Setup of v30:
Design conv_kernel, start of the top module:
module conv_kernel(
	clk,
	rst_n,
	clear,
	i_pixel,
	i_weight,
	o_pixel
);
Size in the first run: roughly 4,500 cells after synthesis, ~99 I/O pins, roughly 0.036 sq mm of cells after synthesis.
clock: 5.0 ns
lec_check: 0
cap_margin: 20
cell_pad_in_sites_detail_placement: 0
core_margin: 2
core_utilization: 72
cts_cluster_diameter: 382
cts_cluster_size: 41
gpl_routability_driven: 1
max_routing_layer: met4
place_density_lb_addon: 0.15
setup_slack_margin: 1.48
slew_margin: 40
run.sh (not shown) runs the stock make flow with config.mk's settings and CLKGATE_MAP_FILE=.
Flow for v30 halted at clock tree synthesis, error code DPL-0033.
Setup changes, v30 to v7
- a deleted PLACE_DENSITY_LB_ADDON that had been 0.15
- a deleted SETUP_SLACK_MARGIN that had been 1.48
- a change of CORE_UTILIZATION from 72 to 57
- a deleted MAX_ROUTING_LAYER that had been met4
- a deleted CTS_CLUSTER_SIZE that had been 41
- a change of the clock period (ns, I/O delays scaled along) from 5.0 to 9.21
==> comparison <==
Seen in the log of v30: DPL-0033 during clock tree synthesis, after which the run never completed.
v7 never completed; the flow aborted with a tool error in global routing.
Changes observed in v7 relative to v30: die area increased by about 26% relative to the old numbers; die extent in y went up by 28 um; post-synthesis cell type count held.
Inputs modified between v7 and v38:
- an added GPL_TIMING_DRIVEN of 0
- an added CELL_PAD_IN_SITES_GLOBAL_PLACEMENT of 1
- a change of CORE_MARGIN from 2 to 5
- a change of GPL_ROUTABILITY_DRIVEN from 1 to 0
- a change of CORE_UTILIZATION from 57 to 27
- an added CORE_ASPECT_RATIO of 1.37
- an added MAX_ROUTING_LAYER of met4
- a change of CTS_CLUSTER_DIAMETER from 382 to 198
- an added TNS_END_PERCENT of 40
==> results <==
v38 completed end to end; final checks failed (setup timing).
Of v38 and v7, it is v38 that has the higher setup fix buffers added after clock tree synthesis.
[compare] base=v7 new=v38: die outline height went up; total placed cells including tap cells rose 87; count of instances resized after the clock tree is built now sits higher; initial cell density of the core went down 30 points.
> inputs changed (v38 -> v25)
- a deleted CELL_PAD_IN_SITES_GLOBAL_PLACEMENT that had been 1
- a deleted CORE_ASPECT_RATIO that had been 1.37
- a deleted GPL_TIMING_DRIVEN that had been 0
- a change of CTS_CLUSTER_DIAMETER from 198 to 272
- a change of CORE_MARGIN from 5 to 3
- a change of CORE_UTILIZATION from 27 to 69
- a deleted TNS_END_PERCENT that had been 40
- a change of the clock period (ns, I/O delays scaled along) from 9.21 to 10.5
### Flow results
- Compared with v38, v25 shows a higher met2 usage in global routing.
- [v25] number of cells traversed by the worst hold path fell 1 relative to v38
- v25 vs v38, launching instance or port of the critical path: add_a[28]$_DFF_PN0_ vs add_a[23]$_DFF_PN0_
- Comparing post-route cell area for v25 and v38, the smaller number came from v25.
- Ran to the end and failed final checks on capacitance limit, slew limit, setup timing: v25.
- v25 vs. v38: global-route usage rose 26 points, routed wire length has decreased.
- v25 vs. v38: number of cell rows saw a decrease, maximum frequency saw a decrease, worst-margin pin slew saw an increase.
[inputs] v23 vs v25
- a deleted GPL_ROUTABILITY_DRIVEN that had been 0
- a deleted CELL_PAD_IN_SITES_DETAIL_PLACEMENT that had been 0
- a change of SLEW_MARGIN from 40 to 20
- an added CTS_CLUSTER_SIZE of 48
- a change of CTS_CLUSTER_DIAMETER from 272 to 250
- a change of CORE_MARGIN from 3 to 2
- a change of the clock period (ns, I/O delays scaled along) from 10.5 to 10.8
Notes after the runs:
To summarise v23: no stage aborted, but the layout did not pass its checks, failing on setup timing.
Cmp v23 and v25 / number of global-route vias before repair / lower: v25
Going from v25 to v23, number of antenna violations at the first check in global routing grows by 1.
A critical path endpoint of add_b[7]$_DFFE_PN0P_ is what v23 shows, while add_b[14]$_DFFE_PN0P_ belongs to v25.


== build 23 ==
Starting RTL as in the previous note.
Design conv_kernel, start of the top module:
module conv_kernel(
	clk,
	rst_n,
	clear,
	i_pixel,
	i_weight,
	o_pixel
);
clock: 6.46 ns
lec_check: 0
abc_area: 1
cap_margin: 20
core_aspect_ratio: 0.5
core_margin: 2
core_utilization: 72
cts_cluster_diameter: 357
cts_cluster_size: 100
place_density: 0.37
setup_slack_margin: 1.79
slew_margin: 20
tns_end_percent: 5
Build 23 did not make it past clock tree synthesis (4_1_cts), where a tool error ended it.
What build 81 does differently from build 23 at the input level:
- swapping 1.79 for -0.65 in SETUP_SLACK_MARGIN
Results
- Status for build 81 and build 23: no clean run
- Status(build 23) = ERROR, stage = clock tree synthesis (4_1_cts)
- For mean instance size in the synthesized netlist, build 23 and build 81 come out practically identical.
- As far as synthesized chip area reported by yosys goes, build 81 and build 23 are indistinguishable; the numbers are identical.
- The total number of placement rows of build 81 and that of build 23 are within noise of each other.
- Build 23 -> build 81: post-detailed-placement cell area delta 0, exact match
- Going from build 23 to build 81, number of enable flip-flop cells was more or less identical; die area was more or less identical; yosys cell count was more or less identical; synthesized area was more or less identical; share of synthesized cell area in full adder, half adder and majority cells was more or less identical.
## Diff of input files: build 90 against build 81
- setting MAX_ROUTING_LAYER to met4 for the first time
- removing CTS_CLUSTER_SIZE (formerly 100)
- removing TNS_END_PERCENT (formerly 5)
- changing SETUP_SLACK_MARGIN from -0.65 to -0.72
- removing CORE_ASPECT_RATIO (formerly 0.5)
- changing PLACE_DENSITY from 0.37 to 0.6
- removing ABC_AREA (formerly 1)
- changing CORE_UTILIZATION from 72 to 65
- removing CTS_CLUSTER_DIAMETER (formerly 357)
- changing the clock period (ns, I/O delays scaled along) from 6.46 to 9.7
--- outcome ---
- In terms of number of placed I/O pins, build 81 and build 90 differ only marginally.
- Die boundary height: build 90 > build 81
- What ended build 90 was a tool error in global routing (5_1_grt); the run never finished.
- Comparing build 90 with build 81, the area of the mapped netlist came out essentially unchanged.
- Per the comparison of build 90 with build 81, synthesized cell count -776; total placed instance area -720 µm²; synthesized-area fraction occupied by and/or/nand/nor cells -8.7 points; yosys-reported design area after synthesis ~0 delta.


Starting RTL as in the previous note.
==> flow/config.mk <==
export PLATFORM = sky130hd
export DESIGN_NAME = conv_kernel
export DESIGN_NICKNAME = conv_kernel
export VERILOG_FILES = /design/flow/design.v
export SDC_FILE = /design/flow/constraint.sdc
export NUM_CORES = 4
export LEC_CHECK = 0
export CAP_MARGIN = 20
export CELL_PAD_IN_SITES_DETAIL_PLACEMENT = 0
export CORE_MARGIN = 2
export CORE_UTILIZATION = 66
export CTS_CLUSTER_DIAMETER = 96
export GPL_ROUTABILITY_DRIVEN = 1
export MAX_ROUTING_LAYER = met4
export SLEW_MARGIN = 40
export TNS_END_PERCENT = 5
==> flow/constraint.sdc <==
create_clock -name core_clock -period 10.6 [get_ports {clk}]
set_input_delay 2.1200 -clock core_clock [delete_from_list [all_inputs] [get_ports {clk}]]
set_output_delay 2.1200 -clock core_clock [all_outputs]
set_load 0.01 [all_outputs]
The baseline never finished: it broke off in global routing, error ODB-0269.
Rerun with:
- CELL_PAD_IN_SITES_DETAIL_PLACEMENT: 0 -> not set
- CORE_UTILIZATION: 66 -> 40
- CTS_CLUSTER_DIAMETER: 96 -> not set
- GPL_ROUTABILITY_DRIVEN: 1 -> not set
- MAX_ROUTING_LAYER: met4 -> not set
- SLEW_MARGIN: 40 -> 20
- TNS_END_PERCENT: 5 -> not set
- clock period: 10.6 -> 12.0 ns (I/O delays scaled with it)
The new run went through all stages and came out clean.
Synthesized area stays the same.
Die area grows by 64%.
Synthesized cell count stays the same.
Rerun with:
- CORE_UTILIZATION: 40 -> 57
- PLACE_DENSITY: not set -> 0.6
- SETUP_SLACK_MARGIN: not set -> 2.49
- clock period: 12.0 -> 9.7 ns (I/O delays scaled with it)
Effect: Now the flow completed, yet does not pass: negative setup slack. Die size decreases by 29%. Sequential share of layout area decreases by 1.2 points.
Rerun with:
- CORE_UTILIZATION: 57 -> 54
- PLACE_DENSITY: 0.6 -> not set
- SETUP_SLACK_MARGIN: 2.49 -> not set
- clock period: 9.7 -> 11.8 ns (I/O delays scaled with it)
=> With this change the flow completed with no timing, DRC or antenna violations; clock skew came out lower by 0.0049 ns; non-clock buffer count came out lower by 761; final area came out lower by 17%; synthesized area is unchanged; critical path depth came out lower by 5; die size came out higher by 5.5%; global-route usage came out lower by 5.5 points.


Setup of run 1:
conv_kernel again, from the RTL that the note above started with.
make LEC_CHECK=0 CAP_MARGIN=40 CORE_MARGIN=2 CORE_UTILIZATION=72 CTS_CLUSTER_SIZE=39 HOLD_SLACK_MARGIN=0.3 PLACE_DENSITY_LB_ADDON=0.01 SETUP_SLACK_MARGIN=0.75 SLEW_MARGIN=20 finish   # period 8.09 ns
Tool error DPL-0033 stopped run 1 during clock tree synthesis (4_1_cts); no final results.
diff inputs: run 1 => run 2
Settings: changing CORE_UTILIZATION from 72 to 64; removing PLACE_DENSITY_LB_ADDON (formerly 0.01); setting PLACE_DENSITY to 0.6 for the first time; removing HOLD_SLACK_MARGIN (formerly 0.3); setting MAX_ROUTING_LAYER to met4 for the first time; changing SETUP_SLACK_MARGIN from 0.75 to -0.8; changing CAP_MARGIN from 40 to 20; removing CTS_CLUSTER_SIZE (formerly 39); changing the clock period (ns, I/O delays scaled along) from 8.09 to 9.7.
==> results <==
- Run 2 never completed; the flow aborted with a tool error in global routing (5_1_grt).
- As far as total half-perimeter wirelength after legalization and detailed placement is concerned, run 2 and run 1 perform about the same.
- Compared run 2 against run 1; area fraction in compound gates after synthesis within noise.
- Diff run 1 -> run 2 | weighted congestion reported at the end of routability-driven placement | decrease of about 12%
- Going from run 1 to run 2, post-synth area from yosys stat essentially unchanged; die span in y increased about 6%.
- Compared with run 1, run 2 shows area of the die higher by about 12%.
Setup changes, run 2 to run 3
Settings: MAX_ROUTING_LAYER: met4 -> unset; CTS_CLUSTER_DIAMETER: unset -> 317; CORE_UTILIZATION: 64 -> 40; SETUP_SLACK_MARGIN: -0.8 -> unset; PLACE_DENSITY: 0.6 -> 0.83; CTS_CLUSTER_SIZE: unset -> 41; the clock period (ns, I/O delays scaled along): 9.7 -> 12.0.
Findings:
Run 3 finished every stage and its layout cleared the timing, DRC and antenna checks.
For area of the core, dividing the value from run 3 by the value from run 2 gives 1.6.
Reported for run 2 and run 3, number of buffers inserted by hold repair at cts turned out identical to the last digit.
Compared with run 2, in run 3 setup slack at placement went up, number of core rows grew by 26%, post-place instance area shrank by 0.0045 mm2, total placed cells including tap cells went down about 3%.
From run 2 to run 3, post-synthesis net count did not move at all.
Reported for run 2 and run 3, cell count listed in synth_stat.txt turned out identical to the last digit.
From run 2 to run 3 the numbers moved as follows: combined area of all synthesized cells barely changed; die footprint picked up an extra 59%.
### run 3 -> run 4
Settings: ABC_AREA now 1, previously not set; PLACE_DENSITY now 0.57, was 0.83; GPL_ROUTABILITY_DRIVEN now 1, previously not set; HOLD_SLACK_MARGIN now 0.3, previously not set; CTS_CLUSTER_DIAMETER no longer set, was 317; CORE_ASPECT_RATIO now 0.53, previously not set; CELL_PAD_IN_SITES_DETAIL_PLACEMENT now 2, previously not set; TNS_END_PERCENT now 5, previously not set; CTS_CLUSTER_SIZE no longer set, was 41.
==> comparison <==
For run 4, the flow was terminated by a tool error in global routing (5_1_grt) and produced no final design. Post-cts sizing count, run 4 and run 3, higher one = run 4. In terms of total die size, run 4 and run 3 differ only marginally. Run 4 vs. run 3: yosys stat chip area ~0 delta, post-synthesis share of cell area spent on and-or and or-and gates went down, cell count after placement rose by 716. In the tables for run 4 and run 3, number of different library cells in the post-synthesis netlist reads higher with run 3. Run 4 against run 3: synthesized cell count now larger; area after synthesis comparable; chip width now larger.
--- input diff run 4..run 5 ---
Settings: swapping 2 for 1 in CELL_PAD_IN_SITES_DETAIL_PLACEMENT; putting CTS_CLUSTER_SIZE at 30 where nothing was set; clearing GPL_ROUTABILITY_DRIVEN, which used to be 1; clearing HOLD_SLACK_MARGIN, which used to be 0.3; swapping 5 for 95 in TNS_END_PERCENT; putting PLACE_DENSITY_LB_ADDON at 0.16 where nothing was set; clearing PLACE_DENSITY, which used to be 0.57; clearing CORE_ASPECT_RATIO, which used to be 0.53.
Notes after the runs:
- Run 5 finished all stages; the layout is clean.
- From run 4 to run 5 the numbers moved as follows: post-CTS setup buffer count went down by 63, synthesized netlist net count was more or less identical, estimated wirelength of the detail-placed design went down by 41%.
- Floorplan core density across run 5 and run 4: no real change.
- Looking at cell resize tally after clock tree synthesis, run 5 sits below run 4.
- Die outline height (higher): run 5


Starting RTL as in the previous note.
Design conv_kernel, start of the top module:
module conv_kernel(
	clk,
	rst_n,
	clear,
	i_pixel,
	i_weight,
	o_pixel
);
make LEC_CHECK=0 ABC_AREA=1 CAP_MARGIN=20 CELL_PAD_IN_SITES_DETAIL_PLACEMENT=0 CORE_MARGIN=5 CORE_UTILIZATION=16 CTS_CLUSTER_DIAMETER=382 CTS_CLUSTER_SIZE=99 GPL_ROUTABILITY_DRIVEN=0 GPL_TIMING_DRIVEN=0 SLEW_MARGIN=0 TNS_END_PERCENT=40 finish   # period 9.21 ns
The starting point produced a layout that fails on setup timing.
==> next run, changes <==
Settings changed: CORE_UTILIZATION 16 to 55, GPL_TIMING_DRIVEN 0 to 1, SETUP_SLACK_MARGIN set to -0.73, SLEW_MARGIN 0 to 40.
Effect:
- The changed run reached the layout checks and failed them: setup timing
- via count goes up by 3.5%
- sequential share of layout area falls by 0.25 points
- maximum frequency goes up by 1.7%
- synthesized area stays the same
- utilization grows by 51 points
- sequential cell count does not change
- worst setup slack improved by 170 ps
- worst hold slack gets worse by 15 ps
==> next run, changes <==
Settings changed: ABC_AREA 1 to unset, CORE_MARGIN 5 to 2, CORE_UTILIZATION 55 to 66, CTS_CLUSTER_DIAMETER 382 to 272, CTS_CLUSTER_SIZE 99 to unset, GPL_TIMING_DRIVEN 1 to unset, MAX_ROUTING_LAYER set to met4, SETUP_SLACK_MARGIN -0.73 to unset, TNS_END_PERCENT 40 to unset.
Clock period 9.21 ns to 10.5 ns, I/O delays scaled along.
The new run finished but failed the layout checks on setup timing.
Routed wire length rises by 3.2%.
Die area falls by 20%.
Synthesized area is about the same.
Flip-flop count does not change.
Via count falls by 1.3%.
Core utilization rises by 11 points.
Clock-buffer cell count rises by 2.
==> next run, changes <==
Settings changed: CELL_PAD_IN_SITES_DETAIL_PLACEMENT 0 to unset, CORE_UTILIZATION 66 to 64, CTS_CLUSTER_DIAMETER 272 to unset, GPL_ROUTABILITY_DRIVEN 0 to unset, MAX_ROUTING_LAYER met4 to unset, SLEW_MARGIN 40 to 20.
Clock period 10.5 ns to 13.3 ns, I/O delays scaled along.
What happened:
- Now the flow completed without violations
- setup slack gains 1900 ps
- wire length decreases by about 6%
- critical path depth shrinks by 7
- area after synthesis does not change
- hold slack improved by 28 ps
- sequential share of layout area went up by 0.99 points
- final cell count goes down by 9.3%
- final area decreases by 13%
==> next run, changes <==
Settings changed: CORE_UTILIZATION 64 to 40.
Clock period 13.3 ns to 11.8 ns, I/O delays scaled along.
The changed run produced a clean layout.
Count of clock-buffer cells in the layout fell by 3.
Setup slack gets worse by 230 ps.
Sequential share of layout area fell by 0.56 points.
Die area rose by 59%.
Design area rose by 7.6%.
Global-route usage fell by 14 points.
